==> job 941: inputs <==
## rrc_filter
module rrc_filter #(
	parameter WIDTH = 9
)(
	input logic clk,
	input logic rst,
	input logic signed [WIDTH-1:0] filter_in,
	output logic signed [WIDTH-1:0] filter_out
);
make LEC_CHECK=0 ABC_AREA=1 CAP_MARGIN=20 CELL_PAD_IN_SITES_DETAIL_PLACEMENT=2 CELL_PAD_IN_SITES_GLOBAL_PLACEMENT=1 CORE_ASPECT_RATIO=1.04 CORE_MARGIN=9 CORE_UTILIZATION=30 CTS_CLUSTER_DIAMETER=273 GPL_ROUTABILITY_DRIVEN=0 HOLD_SLACK_MARGIN=-0.01 MAX_ROUTING_LAYER=met4 MIN_ROUTING_LAYER=met1 PLACE_DENSITY=0.42 SETUP_SLACK_MARGIN=0.89 SLEW_MARGIN=20 TNS_END_PERCENT=65 finish   # period 16.8 ns
run.sh (not shown) runs the stock make flow with config.mk's settings and CLKGATE_MAP_FILE=.
==> job 3319: changes against job 941 <==
ABC_AREA = default   (was 1)
CELL_PAD_IN_SITES_DETAIL_PLACEMENT = 0   (was 2)
CELL_PAD_IN_SITES_GLOBAL_PLACEMENT = 0   (was 1)
CORE_MARGIN = 8   (was 9)
CORE_UTILIZATION = 58   (was 30)
CTS_CLUSTER_DIAMETER = default   (was 273)
HOLD_SLACK_MARGIN = default   (was -0.01)
MIN_ROUTING_LAYER = default   (was met1)
SETUP_SLACK_MARGIN = -0.59   (was 0.89)
TNS_END_PERCENT = 50   (was 65)
==> flow/constraint.sdc (replaced) <==
create_clock -name core_clock -period 6.39 [get_ports {clk}]
set_input_delay 1.2780 -clock core_clock [delete_from_list [all_inputs] [get_ports {clk}]]
set_output_delay 1.2780 -clock core_clock [all_outputs]
set_load 0.01 [all_outputs]
==> job 4970: changes against job 941 <==
CELL_PAD_IN_SITES_DETAIL_PLACEMENT = default   (was 2)
CELL_PAD_IN_SITES_GLOBAL_PLACEMENT = 2   (was 1)
CORE_ASPECT_RATIO = 0.54   (was 1.04)
CORE_MARGIN = 2   (was 9)
CORE_UTILIZATION = 40   (was 30)
CTS_CLUSTER_DIAMETER = default   (was 273)
CTS_CLUSTER_SIZE = 31   (was default)
HOLD_SLACK_MARGIN = default   (was -0.01)
MAX_ROUTING_LAYER = default   (was met4)
MIN_ROUTING_LAYER = met2   (was met1)
PLACE_DENSITY = default   (was 0.42)
SETUP_SLACK_MARGIN = default   (was 0.89)
TNS_END_PERCENT = default   (was 65)
==> flow/constraint.sdc (replaced) <==
create_clock -name core_clock -period 10.5 [get_ports {clk}]
set_input_delay 2.1000 -clock core_clock [delete_from_list [all_inputs] [get_ports {clk}]]
set_output_delay 2.1000 -clock core_clock [all_outputs]
set_load 0.01 [all_outputs]
==> job 7093: changes against job 941 <==
ABC_AREA = default   (was 1)
CELL_PAD_IN_SITES_DETAIL_PLACEMENT = default   (was 2)
CELL_PAD_IN_SITES_GLOBAL_PLACEMENT = default   (was 1)
CORE_ASPECT_RATIO = 1.03   (was 1.04)
CORE_MARGIN = 2   (was 9)
CORE_UTILIZATION = 40   (was 30)
CTS_CLUSTER_DIAMETER = default   (was 273)
CTS_CLUSTER_SIZE = 31   (was default)
GPL_ROUTABILITY_DRIVEN = default   (was 0)
HOLD_SLACK_MARGIN = default   (was -0.01)
MAX_ROUTING_LAYER = default   (was met4)
MIN_ROUTING_LAYER = default   (was met1)
PLACE_DENSITY = default   (was 0.42)
SETUP_SLACK_MARGIN = default   (was 0.89)
TNS_END_PERCENT = default   (was 65)
==> flow/constraint.sdc (replaced) <==
create_clock -name core_clock -period 10.5 [get_ports {clk}]
set_input_delay 2.1000 -clock core_clock [delete_from_list [all_inputs] [get_ports {clk}]]
set_output_delay 2.1000 -clock core_clock [all_outputs]
set_load 0.01 [all_outputs]
==> results <==
| item | job 4970 | job 3319 | job 7093 | job 941 |
|---|---|---|---|---|
| Required time of the worst setup path | 10.99 ns | 6.83 ns | 10.98 ns | 17.25 ns |
| Yosys stat chip area | 25,720 sq um | 25,450 sq um | 25,450 sq um | 25,720 sq um |
| Status | no timing/DRC/antenna violations | failed layout checks | no timing/DRC/antenna violations | no timing/DRC/antenna violations |
| Reasons for failing layout checks | - | negative setup slack | - | - |
| Final Skew | 0.01833 ns | 0.03699 ns | 0.02217 ns | 0.02610 ns |
| Routed length on met3 | 39,220 um | 1631 um | 1975 um | 1430 um |
| Antenna Cells | 12 | 0 | 0 | 1 |
| Total half-perimeter wirelength after legalization and detailed placement | 59,940 um | 50,750 um | 45,080 um | 64,170 um |
| Max-area cell share | 31.83% | 32.17% | 32.17% | 31.83% |
| Area of all sequential standard cells | 7211 sq um | 7217 sq um | 7211 sq um | 7207 sq um |
| Vertical die dimension | 190.3 um | 229.6 um | 260.0 um | 316.6 um |
| RSZ-0062 raised after global routing | false | true | - | false |
| First-pass GRT wire length | 110,400 um | 99,610 um | 88,170 um | 117,000 um |
| Number of vias per cell after detailed routing | 6.574 | 4.953 | 4.663 | 4.328 |
| Adders+Majority by Area | 47.89% | 48.40% | 48.40% | 47.89% |
| Maximum cell stage delay along the critical path | 0.64 ns | 0.54 ns | 0.64 ns | 0.80 ns |
| Maximum operating frequency | 100.3 MHz | 102.0 MHz | 99.25 MHz | 95.73 MHz |
| Non-clock buffer count | 26 | 463 | 39 | 23 |
| Post-placement cell area | 27,020 sq um | 29,860 sq um | 26,750 sq um | 27,340 sq um |
| Critical hold path startpoint | shift_reg_out[8][0] | shift_reg_out[22][5] | shift_reg_out[2][4] | shift_reg_out[5][2] |
| Simple-gate share of the synthesized area | 4.938% | 3.441% | 3.441% | 4.938% |

==> trial 55 <==
rrc_filter again, from the RTL that the note above started with.
clock: 7.0 ns
lec_check: 0
cap_margin: 0
core_margin: 7
core_utilization: 40
cts_cluster_diameter: 51
gpl_timing_driven: 0
max_routing_layer: met4
min_routing_layer: met2
place_density: 0.65
slew_margin: 0
==> trial 5 (differences from trial 55) <==
ABC_AREA = 1   (was default)
CAP_MARGIN = 20   (was 0)
CORE_MARGIN = 2   (was 7)
CORE_UTILIZATION = 72   (was 40)
CTS_CLUSTER_DIAMETER = default   (was 51)
GPL_TIMING_DRIVEN = default   (was 0)
MAX_ROUTING_LAYER = default   (was met4)
MIN_ROUTING_LAYER = default   (was met2)
PLACE_DENSITY = default   (was 0.65)
PLACE_DENSITY_LB_ADDON = 0.06   (was default)
SLEW_MARGIN = 20   (was 0)
==> flow/constraint.sdc (replaced) <==
create_clock -name core_clock -period 7.31 [get_ports {clk}]
set_input_delay 1.4620 -clock core_clock [delete_from_list [all_inputs] [get_ports {clk}]]
set_output_delay 1.4620 -clock core_clock [all_outputs]
set_load 0.01 [all_outputs]
==> build 63 (differences from trial 55) <==
ABC_AREA = 1   (was default)
CAP_MARGIN = 20   (was 0)
CORE_MARGIN = 2   (was 7)
CORE_UTILIZATION = 72   (was 40)
CTS_CLUSTER_DIAMETER = default   (was 51)
CTS_CLUSTER_SIZE = 100   (was default)
GPL_TIMING_DRIVEN = default   (was 0)
MAX_ROUTING_LAYER = default   (was met4)
MIN_ROUTING_LAYER = default   (was met2)
PLACE_DENSITY = default   (was 0.65)
PLACE_DENSITY_LB_ADDON = 0.16   (was default)
SETUP_SLACK_MARGIN = 1.65   (was default)
SLEW_MARGIN = 20   (was 0)
==> flow/constraint.sdc (replaced) <==
create_clock -name core_clock -period 5.86 [get_ports {clk}]
set_input_delay 1.1720 -clock core_clock [delete_from_list [all_inputs] [get_ports {clk}]]
set_output_delay 1.1720 -clock core_clock [all_outputs]
set_load 0.01 [all_outputs]
==> comparison table <==
Run status: trial 55 finished with violations; build 63 finished with violations; trial 5 finished with violations
Violated checks: trial 55 negative setup slack; build 63 negative setup slack; trial 5 negative setup slack
Warning total across the stage logs: trial 55 64; build 63 67; trial 5 67
Met2 demand-to-capacity share in global routing: trial 55 0.309; build 63 0.734; trial 5 0.705
Post-Route WL: trial 55 60,000 µm; build 63 80,300 µm; trial 5 72,000 µm
Number of gates resized after cts: trial 55 136; build 63 43; trial 5 92
Endpoint of the worst hold-timing path: trial 55 shift_reg_out[26][8]; build 63 shift_reg_out[29][8]; trial 5 shift_reg_out[6][6]
Latest clock arrival within the worst-skew pair: trial 55 560 ps; build 63 610 ps; trial 5 610 ps
Antenna diode count: trial 55 5; build 63 1; trial 5 0
Placed cells: trial 55 3,054; build 63 3,271; trial 5 3,188
Required arrival time at the worst endpoint: trial 55 7440 ps; build 63 6390 ps; trial 5 7860 ps
Count of plain and timing-repair buffers in the layout: trial 55 88; build 63 476; trial 5 400
Post-synthesis adder-cell area fraction: trial 55 0.484; build 63 0.479; trial 5 0.479
Area of all sequential standard cells: trial 55 0.00724 mm²; build 63 0.00722 mm²; trial 5 0.00722 mm²

==> inputs of 02-06 <==
==> flow/design.v <==
`timescale 1ns / 1ps
module rrc_filter #(
	parameter WIDTH = 9
)(
	input logic clk,
	input logic rst,
	input logic signed [WIDTH-1:0] filter_in,
	output logic signed [WIDTH-1:0] filter_out
);
	logic signed [WIDTH-1:0] shift_reg_out [0:31];
	logic signed [2*WIDTH-1:0] mul_sum [0:32];
	logic signed [23:0] acc_sum;
	integer i;
	always @(posedge clk or posedge rst) begin
		if(rst) begin
			for(i = 0; i < 32; i=i+1) begin
				shift_reg_out[i] <= 9'b0;
			end
		end
		else begin
			shift_reg_out[0] <= filter_in;
			for(i = 0; i < 31; i=i+1) begin
				shift_reg_out[i+1] <= shift_reg_out[i];
			end
		end
	end
	multiplier_9b #(.WIDTH(9)) MUL0(.mul_in(filter_in), .coefficient(9'd0), .mul_out(mul_sum[0]));
	multiplier_9b #(.WIDTH(9)) MUL1(.mul_in(shift_reg_out[0]), .coefficient(-9'd1), .mul_out(mul_sum[1]));
	multiplier_9b #(.WIDTH(9)) MUL2(.mul_in(shift_reg_out[1]), .coefficient(9'd1),.mul_out(mul_sum[2]));
	multiplier_9b #(.WIDTH(9)) MUL3(.mul_in(shift_reg_out[2]), .coefficient(9'd0),.mul_out(mul_sum[3]));
	multiplier_9b #(.WIDTH(9)) MUL4(.mul_in(shift_reg_out[3]), .coefficient(-9'd1),.mul_out(mul_sum[4]));
	multiplier_9b #(.WIDTH(9)) MUL5(.mul_in(shift_reg_out[4]), .coefficient(9'd2),.mul_out(mul_sum[5]));
	multiplier_9b #(.WIDTH(9)) MUL6(.mul_in(shift_reg_out[5]), .coefficient(9'd0),.mul_out(mul_sum[6]));
	multiplier_9b #(.WIDTH(9)) MUL7(.mul_in(shift_reg_out[6]), .coefficient(-9'd2),.mul_out(mul_sum[7]));
	multiplier_9b #(.WIDTH(9)) MUL8(.mul_in(shift_reg_out[7]), .coefficient(9'd2),.mul_out(mul_sum[8]));
	multiplier_9b #(.WIDTH(9)) MUL9(.mul_in(shift_reg_out[8]), .coefficient(9'd0),.mul_out(mul_sum[9]));
	multiplier_9b #(.WIDTH(9)) MUL10(.mul_in(shift_reg_out[9]), .coefficient(-9'd6),.mul_out(mul_sum[10]));
	multiplier_9b #(.WIDTH(9)) MUL11(.mul_in(shift_reg_out[10]), .coefficient(9'd8),.mul_out(mul_sum[11]));
	multiplier_9b #(.WIDTH(9)) MUL12(.mul_in(shift_reg_out[11]), .coefficient(9'd10),.mul_out(mul_sum[12]));
	multiplier_9b #(.WIDTH(9)) MUL13(.mul_in(shift_reg_out[12]), .coefficient(-9'd28),.mul_out(mul_sum[13]));
	multiplier_9b #(.WIDTH(9)) MUL14(.mul_in(shift_reg_out[13]), .coefficient(-9'd14),.mul_out(mul_sum[14]));
	multiplier_9b #(.WIDTH(9)) MUL15(.mul_in(shift_reg_out[14]), .coefficient(9'd111),.mul_out(mul_sum[15]));
	multiplier_9b #(.WIDTH(9)) MUL16(.mul_in(shift_reg_out[15]), .coefficient(9'd196),.mul_out(mul_sum[16]));
	multiplier_9b #(.WIDTH(9)) MUL17(.mul_in(shift_reg_out[16]), .coefficient(9'd111),.mul_out(mul_sum[17]));
	multiplier_9b #(.WIDTH(9)) MUL18(.mul_in(shift_reg_out[17]), .coefficient(-9'd14),.mul_out(mul_sum[18]));
	multiplier_9b #(.WIDTH(9)) MUL19(.mul_in(shift_reg_out[18]), .coefficient(-9'd28),.mul_out(mul_sum[19]));
	multiplier_9b #(.WIDTH(9)) MUL20(.mul_in(shift_reg_out[19]), .coefficient(9'd10),.mul_out(mul_sum[20]));
	multiplier_9b #(.WIDTH(9)) MUL21(.mul_in(shift_reg_out[20]), .coefficient(9'd8),.mul_out(mul_sum[21]));
	multiplier_9b #(.WIDTH(9)) MUL22(.mul_in(shift_reg_out[21]), .coefficient(-9'd6),.mul_out(mul_sum[22]));
	multiplier_9b #(.WIDTH(9)) MUL23(.mul_in(shift_reg_out[22]), .coefficient(9'd0),.mul_out(mul_sum[23]));
	multiplier_9b #(.WIDTH(9)) MUL24(.mul_in(shift_reg_out[23]), .coefficient(9'd2),.mul_out(mul_sum[24]));
	multiplier_9b #(.WIDTH(9)) MUL25(.mul_in(shift_reg_out[24]), .coefficient(-9'd2),.mul_out(mul_sum[25]));
	multiplier_9b #(.WIDTH(9)) MUL26(.mul_in(shift_reg_out[25]), .coefficient(9'd0),.mul_out(mul_sum[26]));
	multiplier_9b #(.WIDTH(9)) MUL27(.mul_in(shift_reg_out[26]), .coefficient(9'd2),.mul_out(mul_sum[27]));
	multiplier_9b #(.WIDTH(9)) MUL28(.mul_in(shift_reg_out[27]), .coefficient(-9'd1),.mul_out(mul_sum[28]));
	multiplier_9b #(.WIDTH(9)) MUL29(.mul_in(shift_reg_out[28]), .coefficient(9'd0),.mul_out(mul_sum[29]));
	multiplier_9b #(.WIDTH(9)) MUL30(.mul_in(shift_reg_out[29]), .coefficient(9'd1),.mul_out(mul_sum[30]));
	multiplier_9b #(.WIDTH(9)) MUL31(.mul_in(shift_reg_out[30]), .coefficient(-9'd1),.mul_out(mul_sum[31]));
	multiplier_9b #(.WIDTH(9)) MUL32(.mul_in(shift_reg_out[31]), .coefficient(9'd0),.mul_out(mul_sum[32]));
	always_comb begin : accumulate_sum
		acc_sum = mul_sum[0] + mul_sum[1] + mul_sum[2] + mul_sum[3] + mul_sum[4] + 
		mul_sum[5] + mul_sum[6] + mul_sum[7] + mul_sum[8] + mul_sum[9] + 
		mul_sum[10] + mul_sum[11] + mul_sum[12] + mul_sum[13] + mul_sum[14] + 
		mul_sum[15] + mul_sum[16] + mul_sum[17] + mul_sum[18] + mul_sum[19] + 
		mul_sum[20] + mul_sum[21] + mul_sum[22] + mul_sum[23] + mul_sum[24] + 
		mul_sum[25] + mul_sum[26] + mul_sum[27] + mul_sum[28] + mul_sum[29] + 
		mul_sum[30] + mul_sum[31] + mul_sum[32];  
	end
	logic signed [15:0] trunc_frac_sum;
	assign trunc_frac_sum = acc_sum[23:8];
	always_ff @( posedge clk or posedge rst ) begin : blockName
		if(rst) begin
			filter_out <= 0;
		end
		else if(trunc_frac_sum > 255) begin
			filter_out <= 255;
		end
		else if(trunc_frac_sum < -256) begin
			filter_out <= -256;
		end
		else begin
			filter_out <= trunc_frac_sum;
		end
	end
endmodule
module multiplier_9b #(
	parameter WIDTH = 9
)(
	input logic signed [WIDTH-1:0] mul_in,
	input logic signed [WIDTH-1:0] coefficient,
	output logic signed [2*WIDTH-1:0] mul_out
);
	assign mul_out = mul_in * coefficient;
endmodule
==> flow/run.sh <==
#!/bin/bash
# the make line also repeats each setting of config.mk as NAME=value (left out here)
make -C /OpenROAD-flow-scripts/flow DESIGN_CONFIG=/design/flow/config.mk WORK_HOME=/design/flow/orfs CLKGATE_MAP_FILE= finish
==> flow/config.mk <==
export PLATFORM = sky130hd
export DESIGN_NAME = rrc_filter
export DESIGN_NICKNAME = rrc_filter
export VERILOG_FILES = /design/flow/design.v
export SDC_FILE = /design/flow/constraint.sdc
export NUM_CORES = 4
export LEC_CHECK = 0
export CAP_MARGIN = 20
export CELL_PAD_IN_SITES_DETAIL_PLACEMENT = 2
export CELL_PAD_IN_SITES_GLOBAL_PLACEMENT = 2
export CORE_ASPECT_RATIO = 1.04
export CORE_MARGIN = 8
export CORE_UTILIZATION = 30
export GPL_ROUTABILITY_DRIVEN = 0
export MAX_ROUTING_LAYER = met4
export PLACE_DENSITY = 0.42
export SETUP_SLACK_MARGIN = 1.72
export SLEW_MARGIN = 20
export TNS_END_PERCENT = 50
==> flow/constraint.sdc <==
create_clock -name core_clock -period 10.4 [get_ports {clk}]
set_input_delay 2.0800 -clock core_clock [delete_from_list [all_inputs] [get_ports {clk}]]
set_output_delay 2.0800 -clock core_clock [all_outputs]
set_load 0.01 [all_outputs]
==> 11-22 (differences from 02-06) <==
ABC_AREA = 1   (was default)
CELL_PAD_IN_SITES_DETAIL_PLACEMENT = default   (was 2)
CELL_PAD_IN_SITES_GLOBAL_PLACEMENT = default   (was 2)
CORE_ASPECT_RATIO = default   (was 1.04)
CORE_MARGIN = 2   (was 8)
CORE_UTILIZATION = 72   (was 30)
CTS_CLUSTER_DIAMETER = 205   (was default)
CTS_CLUSTER_SIZE = 25   (was default)
GPL_ROUTABILITY_DRIVEN = default   (was 0)
MAX_ROUTING_LAYER = default   (was met4)
PLACE_DENSITY = default   (was 0.42)
PLACE_DENSITY_LB_ADDON = 0.05   (was default)
SETUP_SLACK_MARGIN = default   (was 1.72)
TNS_END_PERCENT = default   (was 50)
==> flow/constraint.sdc (replaced) <==
create_clock -name core_clock -period 6.91 [get_ports {clk}]
set_input_delay 1.3820 -clock core_clock [delete_from_list [all_inputs] [get_ports {clk}]]
set_output_delay 1.3820 -clock core_clock [all_outputs]
set_load 0.01 [all_outputs]
==> qor summary <==
metric                                                                      02-06                     11-22
Worst reg2reg endpoint                                    filter_out[7]$_DFF_PP0_   filter_out[6]$_DFF_PP0_
Finished Cell Area                                                     0.0299 mm²                0.0308 mm²
Global routing usage on met1                                                21.1%                     46.3%
Global router's overall resource usage                                      17.1%                     37.7%
Number of nets in the finished design                                        3072                      3516
Number of non-filler instances in the completed layout                       3462                      3232
Horizontal die dimension                                                   302 µm                    193 µm
Buffering overhead                                                          2.85%                     10.2%
Setup repair bufs after CTS                                                    27                         6
Result of the run                                         complete, no violations  finished with violations
Violated checks                                                                 -      negative setup slack
Post-detailed-placement half-perimeter wirelength                        65000 µm                  54000 µm
Max Clock Skew                                                          0.0289 ns                 0.0301 ns
Cell total in the yosys stat output                                          2181                      2344
Number of non-clock inverters                                                 607                       690
Cell count after synthesis                                                   2181                      2344
Pin count of the biggest net entering global routing                           68                       133
Fraction of area in multi-input gates                                       56.0%                     54.7%
Total die area                                                         0.0944 mm²                0.0372 mm²
Register-to-register path setup slack                                     0.62 ns                  -2.25 ns
Worst hold slack                                                         0.346 ns                  0.336 ns
Final-layout clock-cell area share                                          4.57%                     1.35%
End-of-flow core utilization                                                35.3%                     87.0%
Fin worst setup slack                                                    0.623 ns                  -2.25 ns
Adder and majority cell fraction of the synthesized area                    48.4%                     47.9%
